Setup of indigo:
Design fir, start of the top module:
module fir(
	input			clk_100k,
	input			rst_n,
	input 	signed [8:0]	samp_in,
	output 	signed [8:0]	fir_out	
);
make LEC_CHECK=0 ABC_AREA=1 CAP_MARGIN=20 CELL_PAD_IN_SITES_GLOBAL_PLACEMENT=1 CORE_ASPECT_RATIO=0.84 CORE_MARGIN=2 CORE_UTILIZATION=72 CTS_CLUSTER_DIAMETER=217 CTS_CLUSTER_SIZE=13 GPL_ROUTABILITY_DRIVEN=1 MAX_ROUTING_LAYER=met4 MIN_ROUTING_LAYER=met1 PLACE_DENSITY_LB_ADDON=0.21 SLEW_MARGIN=20 finish   # period 12.7 ns
run.sh (not shown) runs the stock make flow with config.mk's settings and CLKGATE_MAP_FILE=.
In indigo the implementation completed, yet the final layout does not meet the checks, the culprit being negative setup slack.
### indigo -> garnet
diff --git a/flow/config.mk b/flow/config.mk
--- a/flow/config.mk
+++ b/flow/config.mk
@@ -8 +7,0 @@
-export ABC_AREA = 1
@@ -11 +10 @@
-export CORE_ASPECT_RATIO = 0.84
+export CORE_ASPECT_RATIO = 1.47
@@ -15 +13,0 @@
-export CTS_CLUSTER_SIZE = 13
Results
garnet finished all stages; however, its layout fails the closing checks, the failures being negative setup slack. As of garnet, via count of the first global-routing pass had fallen slightly compared to indigo. Per the comparison of garnet with indigo, flip-flop count essentially unchanged; final cell area excluding filler cells decreased 1800 µm². Cmp garnet and indigo / number of clock-tree buffers in the layout / lower: garnet. Delta(final period demand of the worst path, garnet - indigo) > 0. Slew at the pin with the worst max-slew slack in garnet is 8.3 ps above indigo. In the flow results for garnet and indigo, the final total negative setup slack is smaller on garnet. Between garnet and indigo, the difference in sequential cell area is negligible. garnet packs its core looser than indigo.
Here is what was changed in the inputs of harbor compared with garnet.
==> flow/config.mk <==
export PLATFORM = sky130hd
export DESIGN_NAME = fir
export DESIGN_NICKNAME = fir
export VERILOG_FILES = /design/flow/design.v
export SDC_FILE = /design/flow/constraint.sdc
export NUM_CORES = 4
export LEC_CHECK = 0
export ABC_AREA = 1
export CAP_MARGIN = 20
export CORE_MARGIN = 2
export CORE_UTILIZATION = 72
export SLEW_MARGIN = 20
==> flow/constraint.sdc <==
create_clock -name core_clock -period 24.7 [get_ports {clk_100k}]
set_input_delay 4.9400 -clock core_clock [delete_from_list [all_inputs] [get_ports {clk_100k}]]
set_output_delay 4.9400 -clock core_clock [all_outputs]
set_load 0.01 [all_outputs]
--- outcome ---
harbor | status: complete | timing, DRC, antenna: pass. Summary of harbor over garnet: multiplexer share of the synthesized area shows no meaningful change, transition time at the pin with the least slew margin shows a reduction of 84 ps, final antenna diode count shows a reduction of 13. harbor has area growth from synthesis to layout below what garnet had. garnet has a higher worst-case hold slack than harbor. Against garnet, harbor comes in 93 lower on post-cts resize count. garnet -> harbor: number of global-route vias before repair decreased by more than 10%. harbor vs garnet — area of all placed cells without fillers dropped 5500 µm². Note that the count of inverters not on the clock network in the layout recorded for garnet amounts to 0.901 times the value seen in harbor. When harbor is set beside garnet, its wire length turns out to be 11% smaller.
Edits applied to the flow inputs when going from harbor to willow:
diff --git a/flow/config.mk b/flow/config.mk
--- a/flow/config.mk
+++ b/flow/config.mk
@@ -8 +7,0 @@
-export ABC_AREA = 1
@@ -11 +10 @@
-export CORE_UTILIZATION = 72
+export CORE_UTILIZATION = 40
==> flow/constraint.sdc <==
create_clock -name core_clock -period 15.8 [get_ports {clk_100k}]
set_input_delay 3.1600 -clock core_clock [delete_from_list [all_inputs] [get_ports {clk_100k}]]
set_output_delay 3.1600 -clock core_clock [all_outputs]
set_load 0.01 [all_outputs]
[summary]
willow did not stop at any stage, and its layout met the timing, DRC and antenna checks.
The more densely filled core belongs to harbor, not willow.
For worst hold slack, harbor and willow come out practically identical.
Post-synthesis to final-layout area growth (willow over harbor): increase, 4.8 points
Delta (willow minus harbor): design area now sits higher; non-clock buffer count now sits higher; worst-case setup margin in the final layout now sits lower; register-to-register slack now sits lower.
Modified inputs, ember compared to willow
diff --git a/flow/config.mk b/flow/config.mk
--- a/flow/config.mk
+++ b/flow/config.mk
@@ -10 +10,2 @@
-export CORE_UTILIZATION = 40
+export CORE_UTILIZATION = 66
+export SETUP_SLACK_MARGIN = 3.02
==> flow/constraint.sdc <==
create_clock -name core_clock -period 10.9 [get_ports {clk_100k}]
set_input_delay 2.1800 -clock core_clock [delete_from_list [all_inputs] [get_ports {clk_100k}]]
set_output_delay 2.1800 -clock core_clock [all_outputs]
set_load 0.01 [all_outputs]
Findings:
- Via count for ember is higher than for willow.
- Re total setup violations reported at the end of the flow: ember and willow aren't equal, and the higher value belongs to ember.
- | ember | all stages done | FAIL | negative setup slack |
- In the tables for ember and willow, worst hold slack reads lower with willow.
- Number of instances in the placed design (lower): willow
- Compared with willow, ember shows clock buffer count lower by 1.
- The wire length of the first global-routing pass reported for ember is greater than that of willow by 8.9%.
- ember against willow: setup TNS after final layout went down by 30930 ps; routed wire length increased about 10%.
- Die: ember smaller than willow
